==> v25: inputs <==
==> flow/design.v <==
module adc_interface (
    input wire clk,
    input wire rst_n,
    input wire [11:0] adc_data,
    input wire adc_valid,
    output reg [11:0] voltage_fb,
    output reg data_ready
);
    always @(posedge clk or negedge rst_n) begin
        if (!rst_n) begin
            voltage_fb <= 12'd0;
            data_ready <= 1'b0;
        end else begin
            if (adc_valid) begin
                voltage_fb <= adc_data;
                data_ready <= 1'b1;
            end else begin
                data_ready <= 1'b0;
            end
        end
    end
endmodule
module pid_controller #(
    parameter DATA_WIDTH = 12,
    parameter KP = 16'd100,
    parameter KI = 16'd10,
    parameter KD = 16'd5,
    parameter SETPOINT = 12'd2048
)(
    input wire clk,
    input wire rst_n,
    input wire [DATA_WIDTH-1:0] feedback,
    input wire fb_valid,
    output reg [9:0] control_out,
    output reg out_valid
);
    reg signed [DATA_WIDTH:0] error;
    reg signed [DATA_WIDTH:0] prev_error;
    reg signed [31:0] integral;
    reg signed [DATA_WIDTH:0] derivative;
    reg signed [31:0] p_term, i_term, d_term;
    reg signed [31:0] pid_sum;
    always @(posedge clk or negedge rst_n) begin
        if (!rst_n) begin
            error <= 0;
            prev_error <= 0;
            integral <= 0;
            derivative <= 0;
            p_term <= 0;
            i_term <= 0;
            d_term <= 0;
            pid_sum <= 0;
            control_out <= 10'd512;
            out_valid <= 1'b0;
        end else if (fb_valid) begin
            error <= SETPOINT - feedback;
            prev_error <= error;
            if (integral + error > 32'sd100000)
                integral <= 32'sd100000;
            else if (integral + error < -32'sd100000)
                integral <= -32'sd100000;
            else
                integral <= integral + error;
            derivative <= error - prev_error;
            p_term <= ($signed({16'd0, KP}) * error) >>> 8;
            i_term <= ($signed({16'd0, KI}) * integral) >>> 16;
            d_term <= ($signed({16'd0, KD}) * derivative) >>> 8;
            pid_sum <= p_term + i_term + d_term + 32'sd512;
            if (pid_sum > 32'sd1023)
                control_out <= 10'd1023;
            else if (pid_sum < 32'sd0)
                control_out <= 10'd0;
            else
                control_out <= pid_sum[9:0];
            out_valid <= 1'b1;
        end else begin
            out_valid <= 1'b0;
        end
    end
endmodule
module pwm_generator #(
    parameter CLK_FREQ = 100_000_000,
    parameter PWM_FREQ = 100_000,
    parameter PWM_RESOLUTION = 10
)(
    input wire clk,
    input wire rst_n,
    input wire [PWM_RESOLUTION-1:0] duty_cycle,
    output reg pwm_out
);
    localparam COUNTER_MAX = CLK_FREQ / PWM_FREQ;
    reg [$clog2(COUNTER_MAX)-1:0] counter;
    reg [PWM_RESOLUTION-1:0] duty_reg;
    reg [PWM_RESOLUTION-1:0] compare_val;
    always @(posedge clk or negedge rst_n) begin
        if (!rst_n) begin
            counter <= 0;
            duty_reg <= 0;
            compare_val <= 0;
            pwm_out <= 1'b0;
        end else begin
            if (counter < COUNTER_MAX - 1) begin
                counter <= counter + 1;
            end else begin
                counter <= 0;
                duty_reg <= duty_cycle;
            end
            compare_val <= (duty_reg * COUNTER_MAX) >> PWM_RESOLUTION;
            pwm_out <= (counter < compare_val) ? 1'b1 : 1'b0;
        end
    end
endmodule
module buck_converter_top #(
    parameter CLK_FREQ = 100_000_000,
    parameter PWM_FREQ = 100_000,
    parameter V_REF = 12'd2048,
    parameter KP = 16'd100,
    parameter KI = 16'd10,
    parameter KD = 16'd5
)(
    input wire clk,
    input wire rst_n,
    input wire [11:0] adc_data,
    input wire adc_valid,
    output wire pwm_out,
    output wire [11:0] voltage_monitor,
    output wire [9:0] duty_cycle_monitor
);
    wire [11:0] voltage_fb;
    wire adc_ready;
    wire [9:0] duty_cycle;
    wire pid_valid;
    adc_interface adc_if (
        .clk(clk),
        .rst_n(rst_n),
        .adc_data(adc_data),
        .adc_valid(adc_valid),
        .voltage_fb(voltage_fb),
        .data_ready(adc_ready)
    );
    pid_controller #(
        .DATA_WIDTH(12),
        .KP(KP),
        .KI(KI),
        .KD(KD),
        .SETPOINT(V_REF)
    ) pid_ctrl (
        .clk(clk),
        .rst_n(rst_n),
        .feedback(voltage_fb),
        .fb_valid(adc_ready),
        .control_out(duty_cycle),
        .out_valid(pid_valid)
    );
    pwm_generator #(
        .CLK_FREQ(CLK_FREQ),
        .PWM_FREQ(PWM_FREQ),
        .PWM_RESOLUTION(10)
    ) pwm_gen (
        .clk(clk),
        .rst_n(rst_n),
        .duty_cycle(duty_cycle),
        .pwm_out(pwm_out)
    );
    assign voltage_monitor = voltage_fb;
    assign duty_cycle_monitor = duty_cycle;
endmodule
==> flow/run.sh <==
#!/bin/bash
# the make line also repeats each setting of config.mk as NAME=value (left out here)
make -C /OpenROAD-flow-scripts/flow DESIGN_CONFIG=/design/flow/config.mk WORK_HOME=/design/flow/orfs CLKGATE_MAP_FILE= finish
==> flow/config.mk <==
export PLATFORM = sky130hd
export DESIGN_NAME = buck_converter_top
export DESIGN_NICKNAME = buck_converter_top
export VERILOG_FILES = /design/flow/design.v
export SDC_FILE = /design/flow/constraint.sdc
export NUM_CORES = 4
export LEC_CHECK = 0
export CAP_MARGIN = 20
export CORE_MARGIN = 2
export CORE_UTILIZATION = 72
export CTS_CLUSTER_DIAMETER = 33
export PLACE_DENSITY = 0.95
export SLEW_MARGIN = 20
==> flow/constraint.sdc <==
create_clock -name core_clock -period 4.02 [get_ports {clk}]
set_input_delay 0.8040 -clock core_clock [delete_from_list [all_inputs] [get_ports {clk}]]
set_output_delay 0.8040 -clock core_clock [all_outputs]
set_load 0.01 [all_outputs]
==> inputs of v7, as changes to v25 <==
- CORE_UTILIZATION: 72 -> 68
- PLACE_DENSITY: 0.95 -> default
==> inputs of v26, as changes to v25 <==
- CORE_UTILIZATION: 72 -> 65
- CTS_CLUSTER_DIAMETER: 33 -> default
- PLACE_DENSITY: 0.95 -> default
==> flow/constraint.sdc (replaced) <==
create_clock -name core_clock -period 4.65 [get_ports {clk}]
set_input_delay 0.9300 -clock core_clock [delete_from_list [all_inputs] [get_ports {clk}]]
set_output_delay 0.9300 -clock core_clock [all_outputs]
set_load 0.01 [all_outputs]
==> impl_metrics.csv <==
group,metric,value,unit
grt,track_usage,26.7,%
timing,rsz0062_at_grt,"false",
grt,met2_usage,47.0,%
place,dp_worst_setup_slack,0.0861,ns
die,die_w,160,µm
grt,gr-usage-met1,34.6,%
logic_synthesis,top_area_share,30.3,%
clocking,post_cts_resized,0,
place,place_inst,1971,
run_status,outcome,"timing/DRC/antenna clean",
logic_synthesis,top_area_cell,"dfrtp_1",
die,rows,56,
grt,grt.overflow.total,0,
die,die-area,25500,µm²
place,place_hpwl,25200,µm
clocking,cts_setup_buffers,0,
die,core_region_area,23600,µm²
grt,met3_usage,3.82,%
(the above is from v26)
==> impl_metrics.csv <==
group,metric,value,unit
run_status,outcome,"failed layout checks",
run_status,so.violations,"setup timing",
grt,gr-usage-met1,39.1,%
logic_synthesis,top_area_cell,"dfrtp_1",
grt,met3_usage,3.99,%
timing,fin_ws,-0.266,ns
logic_synthesis,top_area_share,30.3,%
grt,grt.overflow.total,0,
clocking,post_cts_resized,31,
die,core_region_area,22700,µm²
die,die_w,156,µm
grt,track_usage,30.8,%
grt,met2_usage,54.5,%
place,dp_worst_setup_slack,-0.176,ns
die,rows,55,
clocking,cts_setup_buffers,12,
die,die-area,24400,µm²
timing,finalSetupViolations,5,
(the above is from v7)
==> impl_metrics.csv <==
group,metric,value,unit
clocking,post_cts_resized,69,
run_status,error_line,"[ERROR GRT-0232] Routing congestion too high. Check the congestion heatmap in the GUI.",
die,core_region_area,21700,µm²
run_status,stop_stage,"global routing",
die,die-area,23100,µm²
logic_synthesis,top_area_share,30.3,%
die,die_w,152,µm
place,dp_worst_setup_slack,-0.356,ns
run_status,outcome,"stopped before the end",
(the above is from v25)
